## JK
==> flow/design.v <==
/*verilator lint_off UNUSEDSIGNAL*/
/*verilator lint_off MULTITOP*/
/*verilator lint_off WIDTH*//*verilator lint_off LATCH*/
module fadd_sub(
  input logic        clk_i,
  input logic [31:0] operand_a,
  input logic [31:0] operand_b,
  output logic[31:0] result_o
);
  logic [7:0]  a_exponent, b_exponent;             
  logic [7:0]  result_exponent;
  logic [23:0] a_mantissa, b_mantissa;             
  logic [24:0] result_mantissa;
  logic        a_sign, b_sign, result_sign;        
  logic [23:0] tmp_mantissa;
  logic [7:0]  in_e, out_e;
  logic [24:0] in_m, out_m;
  logic [7:0]  diff;
always_ff@(posedge(clk_i))
begin
  a_sign <= operand_a[31];
  b_sign <= operand_b[31];
  if(operand_a[30:23]==0)
    begin
      a_exponent <= (operand_a[22:0] != 0)? 8'b00000001 : 8'b00000000;
      a_mantissa <= {1'b0,operand_a[22:0]};
    end
  else
    begin
      a_exponent <= operand_a[30:23];
      a_mantissa <= {1'b1,operand_a[22:0]};
    end
  if(operand_b[30:23]==0)
    begin
      b_exponent <= (operand_b[22:0] != 0)? 8'b00000001 : 8'b00000000;
      b_mantissa <= {1'b0,operand_b[22:0]};
    end
  else
    begin
      b_exponent <= operand_b[30:23];
      b_mantissa <= {1'b1,operand_b[22:0]};
    end
end
always_comb
begin
  diff         = 8'd0;
  tmp_mantissa = 24'd0;
  if(a_exponent == b_exponent)
    begin
      result_exponent = a_exponent;
      if(a_sign == b_sign)                                                     
        begin
          result_sign           = a_sign;
          result_mantissa       = a_mantissa + b_mantissa;
        end
      else                                                                    
        begin
          if(a_mantissa > b_mantissa)
            begin
              result_sign     = a_sign;
              result_mantissa = a_mantissa - b_mantissa;
            end
          else
            begin
              result_sign     = b_sign;
              result_mantissa = b_mantissa - a_mantissa;
            end
        end
    end
  else                                                                               
    begin
      if(a_exponent > b_exponent)
        begin
          result_sign     = a_sign;
          result_exponent = a_exponent;
          diff            = a_exponent - b_exponent;
          tmp_mantissa    = b_mantissa >> diff;
          if(a_sign == b_sign)
            result_mantissa = a_mantissa + tmp_mantissa;
          else
            result_mantissa = a_mantissa - tmp_mantissa;
        end
      else
        begin
          result_sign      = b_sign;
          result_exponent  = b_exponent;
          diff             = b_exponent - a_exponent;
          tmp_mantissa     = a_mantissa >> diff;
          if(a_sign == b_sign)
            result_mantissa  = b_mantissa + tmp_mantissa;
          else
            result_mantissa  = b_mantissa - tmp_mantissa;
        end
    end
  if(result_mantissa[24]==1)
    begin
      result_exponent = result_exponent + 8'd1;
      result_mantissa = result_mantissa >> 1;
    end
  result_o = {result_sign, result_exponent, result_mantissa[22:0]};
end
endmodule
Settings: LEC_CHECK=0, CAP_MARGIN=15, CORE_MARGIN=6, CORE_UTILIZATION=47, CTS_CLUSTER_DIAMETER=245, CTS_CLUSTER_SIZE=99, MAX_ROUTING_LAYER=met5, PLACE_DENSITY=0.61, SETUP_SLACK_MARGIN=-1.04, SLEW_MARGIN=35, TNS_END_PERCENT=10; clock period 14.7 ns.
run.sh (not shown) runs the stock make flow with config.mk's settings and CLKGATE_MAP_FILE=.
The following lists how MS was set up differently from JK:
==> flow/config.mk <==
export PLATFORM = sky130hd
export DESIGN_NAME = fadd_sub
export DESIGN_NICKNAME = fadd_sub
export VERILOG_FILES = /design/flow/design.v
export SDC_FILE = /design/flow/constraint.sdc
export NUM_CORES = 4
export LEC_CHECK = 0
export ABC_AREA = 1
export CAP_MARGIN = 0
export CELL_PAD_IN_SITES_GLOBAL_PLACEMENT = 3
export CORE_ASPECT_RATIO = 0.51
export CORE_MARGIN = 2
export CORE_UTILIZATION = 47
export CTS_CLUSTER_SIZE = 62
export GPL_ROUTABILITY_DRIVEN = 0
export GPL_TIMING_DRIVEN = 0
export MAX_ROUTING_LAYER = met5
export MIN_ROUTING_LAYER = met1
export PLACE_DENSITY_LB_ADDON = 0.19
export SETUP_SLACK_MARGIN = 0.48
export SLEW_MARGIN = 40
export TNS_END_PERCENT = 95
Findings:
Among JK and MS, the run that stopped before the end is MS, and it is the only one. MS never completed, since it errored out during global placement without I/O (3_1_place_gp_skip_io). Of JK and MS, JK shows the higher sequential fraction of the synthesis area, with MS below it. Synthesized chip area reported by yosys is higher on MS. Fraction of synthesized cell area in xor and xnor cells delta for MS relative to JK: 2.0 points higher. JK -> MS: number of nets produced by synthesis increased by more than a quarter. Floorplan check, MS vs JK: die outline smaller in MS. In the metrics for JK and MS, the one carrying the lower aoi/oai-family share of the synthesized area is MS. Re synthesized cell count: MS is about 40% up on JK. When the final numbers for JK and MS were put side by side, the post-synthesis instance area turned out to be greater in MS.
Setup changes, MS to AL
--- a/flow/config.mk
+++ b/flow/config.mk
@@ -8,5 +8,4 @@
 export ABC_AREA = 1
 export CAP_MARGIN = 0
-export CELL_PAD_IN_SITES_GLOBAL_PLACEMENT = 3
 export CORE_ASPECT_RATIO = 0.51
 export CORE_MARGIN = 2
@@ -15,8 +14,9 @@
 export GPL_ROUTABILITY_DRIVEN = 0
 export GPL_TIMING_DRIVEN = 0
+export HOLD_SLACK_MARGIN = 0.07
 export MAX_ROUTING_LAYER = met5
-export MIN_ROUTING_LAYER = met1
-export PLACE_DENSITY_LB_ADDON = 0.19
-export SETUP_SLACK_MARGIN = 0.48
-export SLEW_MARGIN = 40
+export MIN_ROUTING_LAYER = met2
+export PLACE_DENSITY = 0.73
+export SETUP_SLACK_MARGIN = 2.38
+export SLEW_MARGIN = 35
 export TNS_END_PERCENT = 95
Notes after the runs:
- Re full die area: no difference whatsoever between AL and MS.
- In the summary table, AL is marked failed, with error GRT-0116 raised in global routing (5_1_grt).
- AL against MS: post-synth tally of flip-flops with integrated enable held, number of synthesized register bits saw little to no change, floorplan die height was more or less identical.
- Re post-synth design cell area: no difference whatsoever between MS and AL.
- Net count of the mapped netlist: AL vs MS identical
- Diff MS..AL | pre-placement core utilization | unchanged
diff inputs: AL => TR
==> flow/config.mk <==
export PLATFORM = sky130hd
export DESIGN_NAME = fadd_sub
export DESIGN_NICKNAME = fadd_sub
export VERILOG_FILES = /design/flow/design.v
export SDC_FILE = /design/flow/constraint.sdc
export NUM_CORES = 4
export LEC_CHECK = 0
export CAP_MARGIN = 0
export CORE_MARGIN = 6
export CORE_UTILIZATION = 43
export CTS_CLUSTER_DIAMETER = 179
export CTS_CLUSTER_SIZE = 99
export MAX_ROUTING_LAYER = met5
export PLACE_DENSITY = 0.61
export SETUP_SLACK_MARGIN = -1.45
export SLEW_MARGIN = 35
export TNS_END_PERCENT = 10
## What came out
TR: full flow OK, the timing, design-rule and antenna checks passed
Area after synthesis, TR and AL: lower on TR
Comparing TR against AL, there is no change at all in number of setup buffers added after CTS.
The post-CTS resize count on TR is in line with that on AL.
Synthesized cell count, TR and AL: higher on AL
Share of cell area taken by muxes after synthesis up 12 points in TR wrt AL
